==> inputs of 08-28 <==
Design hbridgecontroller, start of the top module:
module hbridgecontroller(
input PCLK, 				 
input PRESERN, 				 
input PSEL, 				 
input PENABLE, 				 
output wire PREADY, 		 
output wire PSLVERR,		 
input PWRITE,				 
input [31:0] PADDR,			 
input wire [31:0] PWDATA,	 
output reg [31:0] PRDATA,	 
output reg motor1_pwm,
output reg motor2_pwm,
output reg [1:0] motor1_ctrl,
output reg [1:0] motor2_ctrl
);
export LEC_CHECK = 0
export ABC_AREA = 0
export CAP_MARGIN = 30
export CELL_PAD_IN_SITES_DETAIL_PLACEMENT = 1
export CELL_PAD_IN_SITES_GLOBAL_PLACEMENT = 1
export CORE_MARGIN = 2
export CORE_UTILIZATION = 52
export CTS_CLUSTER_SIZE = 17
export HOLD_SLACK_MARGIN = 0.29
export PLACE_DENSITY_LB_ADDON = 0.3
export SLEW_MARGIN = 10
create_clock -name core_clock -period 20.1 [get_ports {PCLK}]
run.sh (not shown) runs the stock make flow with config.mk's settings and CLKGATE_MAP_FILE=.
==> 10-26: changes against 08-28 <==
==> flow/config.mk (replaced) <==
export PLATFORM = sky130hd
export DESIGN_NAME = hbridgecontroller
export DESIGN_NICKNAME = hbridgecontroller
export VERILOG_FILES = /design/flow/design.v
export SDC_FILE = /design/flow/constraint.sdc
export NUM_CORES = 4
export LEC_CHECK = 0
export ABC_AREA = 0
export CAP_MARGIN = 20
export CORE_MARGIN = 2
export CORE_UTILIZATION = 71
export CTS_CLUSTER_SIZE = 29
export PLACE_DENSITY_LB_ADDON = 0.0
export SETUP_SLACK_MARGIN = 4.62
export SLEW_MARGIN = 20
==> flow/constraint.sdc (replaced) <==
create_clock -name core_clock -period 15.4 [get_ports {PCLK}]
set_input_delay 3.0800 -clock core_clock [delete_from_list [all_inputs] [get_ports {PCLK}]]
set_output_delay 3.0800 -clock core_clock [all_outputs]
set_load 0.01 [all_outputs]
==> 04-24: changes against 08-28 <==
==> flow/config.mk (replaced) <==
export PLATFORM = sky130hd
export DESIGN_NAME = hbridgecontroller
export DESIGN_NICKNAME = hbridgecontroller
export VERILOG_FILES = /design/flow/design.v
export SDC_FILE = /design/flow/constraint.sdc
export NUM_CORES = 4
export LEC_CHECK = 0
export CAP_MARGIN = 20
export CORE_MARGIN = 2
export CORE_UTILIZATION = 58
export SETUP_SLACK_MARGIN = 2.36
export SLEW_MARGIN = 20
==> flow/constraint.sdc (replaced) <==
create_clock -name core_clock -period 13.6 [get_ports {PCLK}]
set_input_delay 2.7200 -clock core_clock [delete_from_list [all_inputs] [get_ports {PCLK}]]
set_output_delay 2.7200 -clock core_clock [all_outputs]
set_load 0.01 [all_outputs]
==> notes <==
Via count: 04-24 is higher than 08-28 (about 17%). Of 08-28 and 04-24, 04-24 has the higher sequential power (gap 32%, measured against 04-24). In 04-24 the critical path depth is higher than in 08-28, by 12. 04-24 completed and failed the layout checks on setup timing. 08-28 finished with timing, DRC and antenna clean. 10-26 died in 4_1_cts. Of 08-28 and 04-24, 04-24 has the higher first-iteration DRC count (gap about 36%, measured against 04-24). Of 08-28 and 04-24, 04-24 has the higher combinational power (gap 30%, measured against 04-24). In 04-24 the worst hold slack is worse than in 08-28, by 14 ps. In area after synthesis, 04-24 and 08-28 do not differ. Against 08-28, the sequential share of layout area of 04-24 is lower by 3.3 points.
==> figures <==
| metric | 08-28 | 10-26 | 04-24 |
|---|---|---|---|
| Run status | no timing/DRC/antenna violations | aborted with a tool error | complete, but fails checks |
| Failing step | - | 4_1_cts | - |
| Violated checks | - | - | setup timing |
| Met3 track utilization from global routing | 5.417% | - | 5.305% |
| DRC viols | 0 | - | 0 |
| Total wire length | 63610 µm | - | 69780 µm |
| Pre-CTS setup slack | -141.4 ps | -2187 ps | -3045 ps |
| Total routing usage reported by global routing | 35.22% | - | 40.05% |
| Final core utilization | 60.27% | - | 88.32% |
| Overflow left after global routing | 0 | - | 0 |
| Sequential Power | 0.000267 W | - | 0.000395 W |
| Most crowded layer after global routing | met2 | - | met2 |
| End of the worst hold path | PRDATA[16]$_DFF_P_ | - | PRDATA[9]$_DFF_P_ |
| Final hold slack | 470.0 ps | - | 456.1 ps |
| Final RePlAce weighted congestion | 0.9707 | 1.068 | 0.9912 |
| Launch instance of the worst min-delay path | PRDATA[16]$_DFF_P_ | - | PRDATA[9]$_DFF_P_ |
| Launch point of the critical path | PADDR[1] | - | PADDR[8] |
| Number of standard cells in the final layout excluding fillers | 2840 | - | 3411 |
| Total CTS buffers | 17 | - | 17 |
Power is estimated from default activity; no workload was simulated.
